==> 04-17: inputs <==
==> flow/design.v <==
module alu #(
	parameter DATA_WIDTH = 32,
	parameter INST_WIDTH = 4
)(
	input                   i_clk,
	input                   i_rst_n,
	input  [DATA_WIDTH-1:0] i_data_a,
	input  [DATA_WIDTH-1:0] i_data_b,
	input  [INST_WIDTH-1:0] i_inst,
	input                   i_valid,
	output [DATA_WIDTH-1:0] o_data,
	output                  o_overflow,
	output                  o_valid
);
	reg [DATA_WIDTH - 1:0] o_data_r, o_data_w;
	reg o_overflow_r, o_overflow_w;
	reg o_valid_r, o_valid_w;
	reg [2 * DATA_WIDTH - 1:0] o_mul_temp;
	integer i;
	assign o_data = o_data_r;
	assign o_overflow = o_overflow_r;
	assign o_valid = o_valid_r;
	always @(*) begin
		if (i_valid) begin
			case (i_inst)
				4'd0: begin
					o_data_w = i_data_a + i_data_b;
					if (i_data_a[DATA_WIDTH - 1] && i_data_b[DATA_WIDTH - 1] && ~o_data_w[DATA_WIDTH - 1]) begin
						o_overflow_w = 1;
					end
					else if (~i_data_a[DATA_WIDTH - 1] && ~i_data_b[DATA_WIDTH - 1] && o_data_w[DATA_WIDTH - 1]) begin
						o_overflow_w = 1;
					end
					else begin
						o_overflow_w = 0;
					end
					o_valid_w = 1;
				end
				4'd1: begin
					o_data_w = i_data_a - i_data_b;
					if (~i_data_a[DATA_WIDTH - 1] && i_data_b[DATA_WIDTH - 1] && o_data_w[DATA_WIDTH - 1]) begin
						o_overflow_w = 1;
					end
					else if (i_data_a[DATA_WIDTH - 1] && ~i_data_b[DATA_WIDTH - 1] && ~o_data_w[DATA_WIDTH - 1]) begin
						o_overflow_w = 1;
					end
					else begin
						o_overflow_w = 0;
					end
					o_valid_w = 1;
				end
				4'd2: begin
					o_data_w = i_data_a * i_data_b;
					if ((i_data_a[DATA_WIDTH - 1] == i_data_b[DATA_WIDTH - 1]) && o_data_w[DATA_WIDTH - 1]) begin
						o_overflow_w = 1;
					end
					else if ((i_data_a[DATA_WIDTH - 1] != i_data_b[DATA_WIDTH - 1]) && ~o_data_w[DATA_WIDTH - 1]) begin
						o_overflow_w = 1;
					end
					else begin
						o_overflow_w = 0;
					end
					o_valid_w = 1;
				end
				4'd3: begin
					if (~i_data_a[DATA_WIDTH - 1] && i_data_b[DATA_WIDTH - 1]) begin
						o_data_w = i_data_a;
					end
					else if (i_data_a[DATA_WIDTH - 1] && ~i_data_b[DATA_WIDTH - 1]) begin
						o_data_w = i_data_b;
					end
					else if (i_data_a > i_data_b) begin
						o_data_w = i_data_a;
					end
					else begin
						o_data_w = i_data_b;
					end
					o_overflow_w = 0;
					o_valid_w = 1;
				end
				4'd4: begin
					if (~i_data_a[DATA_WIDTH - 1] && i_data_b[DATA_WIDTH - 1]) begin
						o_data_w = i_data_b;
					end
					else if (i_data_a[DATA_WIDTH - 1] && ~i_data_b[DATA_WIDTH - 1]) begin
						o_data_w = i_data_a;
					end
					else if (i_data_a < i_data_b) begin
						o_data_w = i_data_a;
					end
					else begin
						o_data_w = i_data_b;
					end
					o_overflow_w = 0;
					o_valid_w = 1;
				end
				4'd5: begin
					{o_overflow_w, o_data_w} = i_data_a + i_data_b;
					o_valid_w = 1;
				end
				4'd6: begin
					o_data_w = i_data_a - i_data_b;
					if (i_data_a < i_data_b) begin
						o_overflow_w = 1;
					end
					else begin
						o_overflow_w = 0;
					end
					o_valid_w = 1;
				end
				4'd7: begin
					o_mul_temp = i_data_a * i_data_b;
					o_overflow_w = 0;
					for (i = DATA_WIDTH; i < 2 * DATA_WIDTH; i = i + 1) begin
						if (o_mul_temp[i]) begin
							o_overflow_w = 1;
						end
					end
					o_data_w = o_mul_temp[DATA_WIDTH - 1:0];
					o_valid_w = 1;
				end
				4'd8: begin
					if (i_data_a > i_data_b) begin
						o_data_w = i_data_a;
					end
					else begin
						o_data_w = i_data_b;
					end
					o_overflow_w = 0;
					o_valid_w = 1;
				end
				4'd9: begin
					if (i_data_a < i_data_b) begin
						o_data_w = i_data_a;
					end
					else begin
						o_data_w = i_data_b;
					end
					o_overflow_w = 0;
					o_valid_w = 1;
				end
				4'd10: begin
					o_data_w = i_data_a & i_data_b;
					o_overflow_w = 0;
					o_valid_w = 1;
				end
				4'd11: begin
					o_data_w = i_data_a | i_data_b;
					o_overflow_w = 0;
					o_valid_w = 1;
				end
				4'd12: begin
					o_data_w = (i_data_a & ~i_data_b) | (~i_data_a & i_data_b);
					o_overflow_w = 0;
					o_valid_w = 1;
				end
				4'd13: begin
					o_data_w = ~i_data_a;
					o_overflow_w = 0;
					o_valid_w = 1;
				end
				4'd14: begin
					for (i = 0; i < DATA_WIDTH; i = i + 1) begin
						o_data_w[i] = i_data_a[DATA_WIDTH - 1 - i];
					end
					o_overflow_w = 0;
					o_valid_w = 1;
				end
				default: begin
					o_overflow_w = 0;
					o_data_w = 0;
					o_valid_w = 1;
				end
			endcase
		end
		else begin
			o_overflow_w = 0;
			o_data_w = 0;
			o_valid_w = 0;
		end
	end
	always @(posedge i_clk or negedge i_rst_n) begin
		if (~i_rst_n) begin
			o_data_r <= 0;
			o_overflow_r <= 0;
			o_valid_r <= 0;
		end
		else begin
			o_data_r <= o_data_w;
			o_overflow_r <= o_overflow_w;
			o_valid_r <= o_valid_w;
		end
	end
endmodule
==> flow/run.sh <==
#!/bin/bash
# the make line also repeats each setting of config.mk as NAME=value (left out here)
make -C /OpenROAD-flow-scripts/flow DESIGN_CONFIG=/design/flow/config.mk WORK_HOME=/design/flow/orfs CLKGATE_MAP_FILE= finish
==> flow/config.mk <==
export PLATFORM = sky130hd
export DESIGN_NAME = alu
export DESIGN_NICKNAME = alu
export VERILOG_FILES = /design/flow/design.v
export SDC_FILE = /design/flow/constraint.sdc
export NUM_CORES = 4
export LEC_CHECK = 0
export ABC_AREA = 1
export CAP_MARGIN = 10
export CORE_MARGIN = 2
export CORE_UTILIZATION = 29
export CTS_CLUSTER_DIAMETER = 337
export CTS_CLUSTER_SIZE = 48
export SLEW_MARGIN = 20
==> flow/constraint.sdc <==
create_clock -name core_clock -period 12.0 [get_ports {i_clk}]
set_input_delay 2.4000 -clock core_clock [delete_from_list [all_inputs] [get_ports {i_clk}]]
set_output_delay 2.4000 -clock core_clock [all_outputs]
set_load 0.01 [all_outputs]
==> 04-24 (differences from 04-17) <==
Settings changed: ABC_AREA 1 to default, CAP_MARGIN 10 to 20, CORE_UTILIZATION 29 to 71, CTS_CLUSTER_DIAMETER 337 to default, CTS_CLUSTER_SIZE 48 to 24, PLACE_DENSITY from default to 0.69.
==> flow/constraint.sdc (replaced) <==
create_clock -name core_clock -period 9.73 [get_ports {i_clk}]
set_input_delay 1.9460 -clock core_clock [delete_from_list [all_inputs] [get_ports {i_clk}]]
set_output_delay 1.9460 -clock core_clock [all_outputs]
set_load 0.01 [all_outputs]
==> 05-16 (differences from 04-17) <==
Settings changed: CAP_MARGIN 10 to 20, CELL_PAD_IN_SITES_DETAIL_PLACEMENT from default to 2, CELL_PAD_IN_SITES_GLOBAL_PLACEMENT from default to 2, CORE_UTILIZATION 29 to 40, CTS_CLUSTER_DIAMETER 337 to 144, CTS_CLUSTER_SIZE 48 to default, MAX_ROUTING_LAYER from default to met4, MIN_ROUTING_LAYER from default to met2.
==> 04-05 (differences from 04-17) <==
Settings changed: ABC_AREA 1 to default, CAP_MARGIN 10 to 20, CELL_PAD_IN_SITES_DETAIL_PLACEMENT from default to 2, CELL_PAD_IN_SITES_GLOBAL_PLACEMENT from default to 3, CORE_ASPECT_RATIO from default to 1.58, CORE_MARGIN 2 to 10, CORE_UTILIZATION 29 to 40, CTS_CLUSTER_DIAMETER 337 to default, CTS_CLUSTER_SIZE 48 to default, GPL_ROUTABILITY_DRIVEN from default to 0, GPL_TIMING_DRIVEN from default to 0, HOLD_SLACK_MARGIN from default to 0.05, SETUP_SLACK_MARGIN from default to 2.99.
==> notes.md <==
run results: status=stopped before the end, halt point of the flow=5_1_grt, error msg=[ERROR GRT-0116] Global routing finished with congestion. Check the congestion regions in the DRC Viewer., M3 GR Usage=1.00, post_cts resized=0, floorplan core density=0.403, xor/xnor share=0.00267, Adder Area Share=0.490, syn_nets=8081, PortBufs=104, met1 Track Usage GR=0, Simple Share, Synth=0.197, Yosys Instances=6751, Post-DP Area=48000 um2
That was 05-16.
==> notes.md <==
fresh numbers from the pnr run: Cell Type Count=79, final core occ=0.488, Post-DP Area=43800 um2, 1st-iter DRT viols=4702, Setup crit end kind=flip-flop, post_cts resized=791, worst min path class=primary input to asynchronous set/reset pin, DRC viols=0, yosys aoi share=0.125, Buf/Inv on CP=7, syn_nets=6291, xor/xnor share=0.0138, top comb family, area=adder cells, floorplan core density=0.401, status=complete, no violations, met1 Track Usage GR=0.450, clk slew on worst S/H paths=0.06 ns, Yosys Instances=4961, Adder Area Share=0.561
That was 04-05.
==> notes.md <==
run results: syn_nets=6291, post_cts resized=214, DP Cell Count=6217, halt point of the flow=5_1_grt, Cell Type Count=79, Yosys Instances=4961, error msg=[ERROR GRT-0116] Global routing finished with congestion. Check the congestion regions in the DRC Viewer., Yosys chip area=40100 um2, floorplan core density=0.714, Simple Share, Synth=0.153, M3 GR Usage=0.569, met1 Track Usage GR=0.764, Adder Area Share=0.561, die width=242 um, PortBufs=104, xor/xnor share=0.0138, status=stopped before the end, Post-DP Area=47300 um2
That was 04-24.
==> notes.md <==
fresh numbers from the pnr run: status=complete, no violations, Yosys Instances=6751, xor/xnor share=0.00267, n_diodes=6, syn_nets=8081, drt total wl=195000 um, post_cts resized=0, Post-DP Area=49300 um2, M3 GR Usage=0.0345, Simple Share, Synth=0.197, vias=42900, synthesized area=45900 um2, Buffers excl. clock=265, PortBufs=104, Adder Area Share=0.490
That was 04-17.


==> inputs of v6 <==
RTL: the design.v shown in full above, as it stands there.
export LEC_CHECK = 0
export CAP_MARGIN = 20
export CORE_MARGIN = 2
export CORE_UTILIZATION = 70
export SETUP_SLACK_MARGIN = 0.17
export SLEW_MARGIN = 20
create_clock -name core_clock -period 10.2 [get_ports {i_clk}]
run.sh (not shown) runs the stock make flow with config.mk's settings and CLKGATE_MAP_FILE=.
==> inputs of v13, as changes to v6 <==
--- a/flow/config.mk
+++ b/flow/config.mk
@@ -7,6 +7,8 @@
 export LEC_CHECK = 0
-export CAP_MARGIN = 20
+export ABC_AREA = 1
+export CAP_MARGIN = 10
 export CORE_MARGIN = 2
-export CORE_UTILIZATION = 70
-export SETUP_SLACK_MARGIN = 0.17
+export CORE_UTILIZATION = 68
+export CTS_CLUSTER_DIAMETER = 337
+export CTS_CLUSTER_SIZE = 100
 export SLEW_MARGIN = 20
==> flow/constraint.sdc (replaced) <==
create_clock -name core_clock -period 12.0 [get_ports {i_clk}]
set_input_delay 2.4000 -clock core_clock [delete_from_list [all_inputs] [get_ports {i_clk}]]
set_output_delay 2.4000 -clock core_clock [all_outputs]
set_load 0.01 [all_outputs]
==> inputs of v17, as changes to v6 <==
--- a/flow/config.mk
+++ b/flow/config.mk
@@ -9,4 +9,3 @@
 export CORE_MARGIN = 2
-export CORE_UTILIZATION = 70
-export SETUP_SLACK_MARGIN = 0.17
+export CORE_UTILIZATION = 65
 export SLEW_MARGIN = 20
==> flow/constraint.sdc (replaced) <==
create_clock -name core_clock -period 9.73 [get_ports {i_clk}]
set_input_delay 1.9460 -clock core_clock [delete_from_list [all_inputs] [get_ports {i_clk}]]
set_output_delay 1.9460 -clock core_clock [all_outputs]
set_load 0.01 [all_outputs]
==> comparison <==
v6 failed in global routing (5_1_grt) on GRT-0232. v17 produced a layout that fails on negative setup slack. v13 completed without violations. In v17 the first-iteration DRC count is lower than in v13, by 5.8%. In sequential cell count, v17 and v13 do not differ. Between v13 and v17, the lower clock-buffer cell count is in v13 (gap 1). Between v13 and v17, the lower via count is in v17 (gap 8.8%, measured against v17). Area after synthesis: v13 is higher than v6 (14%). Against v17, the design area of v13 is lower by 1.4%.


==> 09-10 <==
RTL: the design.v shown in full above, as it stands there.
make LEC_CHECK=0 CAP_MARGIN=20 CELL_PAD_IN_SITES_GLOBAL_PLACEMENT=0 CORE_MARGIN=2 CORE_UTILIZATION=72 CTS_CLUSTER_DIAMETER=203 CTS_CLUSTER_SIZE=24 GPL_TIMING_DRIVEN=1 PLACE_DENSITY=0.62 SETUP_SLACK_MARGIN=-0.61 SLEW_MARGIN=5 TNS_END_PERCENT=25 finish   # period 9.4 ns
==> 11-20 (differences from 09-10) <==
Settings changed: CELL_PAD_IN_SITES_GLOBAL_PLACEMENT 0 to default, CORE_UTILIZATION 72 to 40, CTS_CLUSTER_DIAMETER 203 to default, CTS_CLUSTER_SIZE 24 to default, GPL_TIMING_DRIVEN 1 to default, PLACE_DENSITY 0.62 to default, SETUP_SLACK_MARGIN -0.61 to default, SLEW_MARGIN 5 to 20, TNS_END_PERCENT 25 to default.
==> flow/constraint.sdc (replaced) <==
create_clock -name core_clock -period 11.8 [get_ports {i_clk}]
set_input_delay 2.3600 -clock core_clock [delete_from_list [all_inputs] [get_ports {i_clk}]]
set_output_delay 2.3600 -clock core_clock [all_outputs]
set_load 0.01 [all_outputs]
==> comparison <==
Of 11-20 and 09-10, 11-20 has the higher die size (gap 78%, measured against 09-10).
Synthesized cell count is the same in 09-10 and 11-20.
Synthesized area is the same in 11-20 and 09-10.
11-20 went through all stages and came out clean. 09-10 never finished: it broke off in global routing (5_1_grt) with GRT-0116.
==> figures <==
quantity	11-20	09-10
Result of the run	finished clean	did not finish
Last stage reached	-	global routing (5_1_grt)
Total core area	99700 um^2	55100 um^2
Number of placed instances, taps included	6294	6222
Share of the core filled by cells before placement	0.402	0.728
Post-Synth Simple-Gate Area	0.153	0.153
Post-detailed-placement cell area	43700 um^2	47200 um^2
Setup Fix Bufs, Post-CTS	0	21
Die Y-Extent	321 um	240 um
Horizontal die dimension	321 um	240 um
# rows	116	86
Final RePlAce weighted congestion	1.03	1.20
Post-detailed-placement half-perimeter wirelength	131000 um	151000 um
Total Die Area	103000 um^2	57600 um^2
# resized after CTS	0	144
Dpl ws	-0.190 ns	-1.49 ns


==> run a: inputs <==
Starts from the design.v that is shown in full above.
Settings: LEC_CHECK=0, ABC_AREA=1, CAP_MARGIN=10, CORE_MARGIN=2, CORE_UTILIZATION=51, CTS_CLUSTER_DIAMETER=337, CTS_CLUSTER_SIZE=100, SLEW_MARGIN=20, TNS_END_PERCENT=5; clock period 12.0 ns.
==> run b: changes against run a <==
- ABC_AREA: 1 -> not set
- CAP_MARGIN: 10 -> 20
- CORE_UTILIZATION: 51 -> 70
- CTS_CLUSTER_DIAMETER: 337 -> not set
- CTS_CLUSTER_SIZE: 100 -> 24
==> flow/constraint.sdc (replaced) <==
create_clock -name core_clock -period 9.73 [get_ports {i_clk}]
set_input_delay 1.9460 -clock core_clock [delete_from_list [all_inputs] [get_ports {i_clk}]]
set_output_delay 1.9460 -clock core_clock [all_outputs]
set_load 0.01 [all_outputs]
==> run c: changes against run a <==
- ABC_AREA: 1 -> not set
- CAP_MARGIN: 10 -> 20
- CORE_UTILIZATION: 51 -> 58
- CTS_CLUSTER_DIAMETER: 337 -> not set
- CTS_CLUSTER_SIZE: 100 -> not set
- TNS_END_PERCENT: 5 -> not set
==> flow/constraint.sdc (replaced) <==
create_clock -name core_clock -period 6.47 [get_ports {i_clk}]
set_input_delay 1.2940 -clock core_clock [delete_from_list [all_inputs] [get_ports {i_clk}]]
set_output_delay 1.2940 -clock core_clock [all_outputs]
set_load 0.01 [all_outputs]
==> results <==
quantity	run c	run b	run a
Status	failed layout checks	stopped before the end	no timing/DRC/antenna violations
Stage where the flow stopped	-	5_1_grt	-
Layout check failures	setup timing	-	-
Area of combinational cells with multiple inputs	36800 sq um	-	35900 sq um
Yosys Chip Area	40100 sq um	40100 sq um	45900 sq um
Final WS setup	-2.82 ns	-	0.893 ns
Place WS	-3.52 ns	-1.11 ns	0.825 ns
Antenna Diode Count	16	-	7
Final period utilization	1.44	-	0.926
Hold violation count in the final report	0	-	0
Class of the worst hold path	in2async	-	in2async
Setup crit end	o_overflow_r	-	o_data_r[20]
Fraction of standard cell area that is sequential	0.0157	-	0.0177
Filler instances	4264	-	9127
Count of inverters other than clock inverters in the layout	995	-	2073
Required time worst endpoint	6.63 ns	-	12.20 ns
Via density per instance	6.46	-	5.57
Non-clock buffer area fraction after layout	0.206	-	0.0379
Largest stage delay on the critical path	0.58 ns	-	1.15 ns
Cell class ranked first by area	logic gates	-	logic gates
Instance area at placement	49000 sq um	47100 sq um	47800 sq um
MUX share of area	0.00256	0.00256	0
Number of gates resized after cts	549	293	0
Number of core rows	96	87	110
Gate count after technology mapping	4961	4961	6751
